Design my_chip, start of the top module:
module my_chip (
    input logic [11:0] io_in,  
    output logic [11:0] io_out,  
    input logic clock,
    input logic reset  
);
clock: 4.57 ns
lec_check: 0
abc_area: 1
cap_margin: 40
core_aspect_ratio: 1.41
core_margin: 2
core_utilization: 72
cts_cluster_diameter: 45
cts_cluster_size: 10
hold_slack_margin: 0.3
place_density: 0.42
setup_slack_margin: 1.36
slew_margin: 20
run.sh (not shown) runs the stock make flow with config.mk's settings and CLKGATE_MAP_FILE=.
The starting point finished with timing, DRC and antenna clean.
Rerun with:
==> flow/config.mk (replaced) <==
export PLATFORM = sky130hd
export DESIGN_NAME = my_chip
export DESIGN_NICKNAME = my_chip
export VERILOG_FILES = /design/flow/design.v
export SDC_FILE = /design/flow/constraint.sdc
export NUM_CORES = 4
export LEC_CHECK = 0
export CAP_MARGIN = 20
export CORE_MARGIN = 2
export CORE_UTILIZATION = 40
export SLEW_MARGIN = 20
==> flow/constraint.sdc (replaced) <==
create_clock -name core_clock -period 6.86 [get_ports {clock}]
set_input_delay 1.3720 -clock core_clock [delete_from_list [all_inputs] [get_ports {clock}]]
set_output_delay 1.3720 -clock core_clock [all_outputs]
set_load 0.01 [all_outputs]
The changed run produced a clean layout.
Sequential power went down by 35%.
Area after synthesis went down by 5.0%.
Cell area went down by 9.6%.
Routed wire length went down by 20%.
Critical path depth went down by 7.
Worst hold slack gains 3.0 ps.
Power went down by 32%.
Setup slack gains 62 ps.
Rerun with:
--- a/flow/config.mk
+++ b/flow/config.mk
@@ -7,0 +8 @@
+export ABC_AREA = 1
@@ -10 +11,3 @@
-export CORE_UTILIZATION = 40
+export CORE_UTILIZATION = 71
+export PLACE_DENSITY_LB_ADDON = 0.12
+export SETUP_SLACK_MARGIN = 0.65
==> flow/constraint.sdc (replaced) <==
create_clock -name core_clock -period 5.86 [get_ports {clock}]
set_input_delay 1.1720 -clock core_clock [delete_from_list [all_inputs] [get_ports {clock}]]
set_output_delay 1.1720 -clock core_clock [all_outputs]
set_load 0.01 [all_outputs]
=> The changed run completed without violations; global-route usage increases by 16 points; synthesized cell count came out higher by 19%; cell count climbs by 6.4%; clock skew climbs by 30 ps; hold slack barely changes; power increases by 16%; core utilization rose by 32 points; worst setup slack gets better by 30 ps.
Rerun with:
--- a/flow/config.mk
+++ b/flow/config.mk
@@ -11,3 +11,5 @@
-export CORE_UTILIZATION = 71
-export PLACE_DENSITY_LB_ADDON = 0.12
-export SETUP_SLACK_MARGIN = 0.65
+export CORE_UTILIZATION = 72
+export CTS_CLUSTER_DIAMETER = 84
+export CTS_CLUSTER_SIZE = 10
+export PLACE_DENSITY = 0.42
+export SETUP_SLACK_MARGIN = 1.36
==> flow/constraint.sdc (replaced) <==
create_clock -name core_clock -period 4.57 [get_ports {clock}]
set_input_delay 0.9140 -clock core_clock [delete_from_list [all_inputs] [get_ports {clock}]]
set_output_delay 0.9140 -clock core_clock [all_outputs]
set_load 0.01 [all_outputs]
Result: The new run passed the timing, DRC and antenna checks; first-iteration DRC count went up by about a fifth; final cell count went up slightly; clock power went up by roughly a tenth; hold slack is about the same; setup slack degrades by 34 ps; wire length went up by about a fifth; power went up by about a fifth; synthesized cell count does not change; register-to-register slack degrades by 520 ps.

== harbor ==
my_chip again, from the RTL that the note above started with.
clock: 8.42 ns
lec_check: 0
cap_margin: 20
core_margin: 2
core_utilization: 72
cts_cluster_size: 21
gpl_routability_driven: 0
gpl_timing_driven: 1
hold_slack_margin: 0.29
max_routing_layer: met5
place_density: 0.42
setup_slack_margin: -0.72
slew_margin: 20
tns_end_percent: 35
harbor ran to completion and came out clean on the timing, DRC and antenna checks.
Input changes introduced in xenon (baseline for comparison: harbor):
# harbor
export LEC_CHECK = 0
export CAP_MARGIN = 20
export CORE_MARGIN = 2
export CORE_UTILIZATION = 72
export CTS_CLUSTER_SIZE = 21
export GPL_ROUTABILITY_DRIVEN = 0
export GPL_TIMING_DRIVEN = 1
export HOLD_SLACK_MARGIN = 0.29
export MAX_ROUTING_LAYER = met5
export PLACE_DENSITY = 0.42
export SETUP_SLACK_MARGIN = -0.72
export SLEW_MARGIN = 20
export TNS_END_PERCENT = 35
create_clock -name core_clock -period 8.42 [get_ports {clock}]
# xenon
export LEC_CHECK = 0
export CAP_MARGIN = 20
export CORE_MARGIN = 2
export CORE_UTILIZATION = 72
export PLACE_DENSITY = 0.42
export SLEW_MARGIN = 20
create_clock -name core_clock -period 6.15 [get_ports {clock}]
==> results <==
[compare] base=harbor new=xenon: worst setup slack moved down, clock network fraction of design power moved up, combinational share of power level, power in combinational cells moved up, met2 usage moved up.
xenon ended up with a higher number of design-rule violations left by the first detailed-router iteration than harbor did.
Measured against each other, harbor and xenon differ in worst endpoint required time, the higher figure coming from harbor.
Relative to harbor, the total power measured on xenon has increased by more than a quarter.
As far as number of instances resized during post-cts repair goes, harbor and xenon are indistinguishable; the numbers are identical.
Re total power divided by cell area: harbor was lower than xenon.
## Diff of input files: onyx against xenon
# xenon
export LEC_CHECK = 0
export CAP_MARGIN = 20
export CORE_MARGIN = 2
export CORE_UTILIZATION = 72
export PLACE_DENSITY = 0.42
export SLEW_MARGIN = 20
create_clock -name core_clock -period 6.15 [get_ports {clock}]
# onyx
export LEC_CHECK = 0
export ABC_AREA = 1
export CAP_MARGIN = 20
export CORE_MARGIN = 2
export CORE_UTILIZATION = 72
export PLACE_DENSITY = 0.42
export SETUP_SLACK_MARGIN = 0.8
export SLEW_MARGIN = 20
create_clock -name core_clock -period 4.57 [get_ports {clock}]
Results
Between xenon and onyx, the footprint of the flip-flops and latches figures differ only marginally.
Re share of synthesized cell area in and, or, nand and nor gates: xenon was lower than onyx.
xenon has a lower number of cells produced by synthesis than onyx.
The flop and latch count out of synthesis of onyx and that of xenon are within noise of each other.
xenon → onyx: pin count of the biggest net entering global routing -5.6%; clock skew saw an increase; instance area after placement now larger; die area shows an increase of about 5%.
> inputs changed (onyx -> zinc)
# onyx
export LEC_CHECK = 0
export ABC_AREA = 1
export CAP_MARGIN = 20
export CORE_MARGIN = 2
export CORE_UTILIZATION = 72
export PLACE_DENSITY = 0.42
export SETUP_SLACK_MARGIN = 0.8
export SLEW_MARGIN = 20
create_clock -name core_clock -period 4.57 [get_ports {clock}]
# zinc
export LEC_CHECK = 0
export CAP_MARGIN = 20
export CORE_MARGIN = 2
export CORE_UTILIZATION = 66
export SLEW_MARGIN = 20
create_clock -name core_clock -period 6.86 [get_ports {clock}]
==> results <==
- Count of hold buffers inserted by post-cts repair: onyx vs zinc — no meaningful difference
- The total wire length after detailed routing in zinc was lower than what onyx gave.
- Re total number of vias: onyx and zinc aren't equal, and the higher value belongs to onyx.
- Final non-filler cell area in zinc is 6.7% below onyx.
- When zinc is set beside onyx, its average wire length per cell after detail routing turns out to be 0.54 um larger.
- On total power, onyx loses to zinc.
- Comparing onyx and zinc, the lower final-layout fill cell count was measured on onyx.
Relative to zinc, the following input files were edited for juniper:
# zinc
export LEC_CHECK = 0
export CAP_MARGIN = 20
export CORE_MARGIN = 2
export CORE_UTILIZATION = 66
export SLEW_MARGIN = 20
create_clock -name core_clock -period 6.86 [get_ports {clock}]
# juniper
export LEC_CHECK = 0
export CAP_MARGIN = 20
export CORE_MARGIN = 2
export CORE_UTILIZATION = 72
export SLEW_MARGIN = 20
create_clock -name core_clock -period 5.91 [get_ports {clock}]
### Flow results
- zinc ended up with io_out[3] as its critical path capture point; juniper ended up with io_out[4].
- zinc and juniper ended up with roughly the same via count of the first global-routing pass.
- Of the two candidates, zinc has the better switching power total and juniper the worse one.
- On maximum number of pins on one net before global-route repair, the higher figure sits with juniper, not zinc.
- The worst relative slew slack of juniper is higher than that of zinc.
- [compare] base=zinc new=juniper: synthesis-to-layout area growth increased by 0.22 points relative to the old numbers; tally of clock buffers in the finished layout increased by about 15% relative to the old numbers; final cell count without fillers decreased by 49 relative to the old numbers; amount of wire on met2 after detailed routing decreased by 1.4% relative to the old numbers; routed wire length on met3 increased by 13% relative to the old numbers.
- Going from zinc to juniper, tap cell instance count fell by 56; cell area roughly the same.
Input-level comparison between lagoon and juniper:
# juniper
export LEC_CHECK = 0
export CAP_MARGIN = 20
export CORE_MARGIN = 2
export CORE_UTILIZATION = 72
export SLEW_MARGIN = 20
create_clock -name core_clock -period 5.91 [get_ports {clock}]
# lagoon
export LEC_CHECK = 0
export CAP_MARGIN = 0
export CORE_MARGIN = 2
export CORE_UTILIZATION = 72
export CTS_CLUSTER_DIAMETER = 51
export CTS_CLUSTER_SIZE = 37
export PLACE_DENSITY = 0.67
export SLEW_MARGIN = 20
create_clock -name core_clock -period 9.03 [get_ports {clock}]
### Flow results
lagoon vs juniper: smallest setup slack after layout up. Summary of lagoon over juniper: post-placement setup slack went up, number of non-clock buffers in the layout went down.
Power and IR drop assume default switching activity.
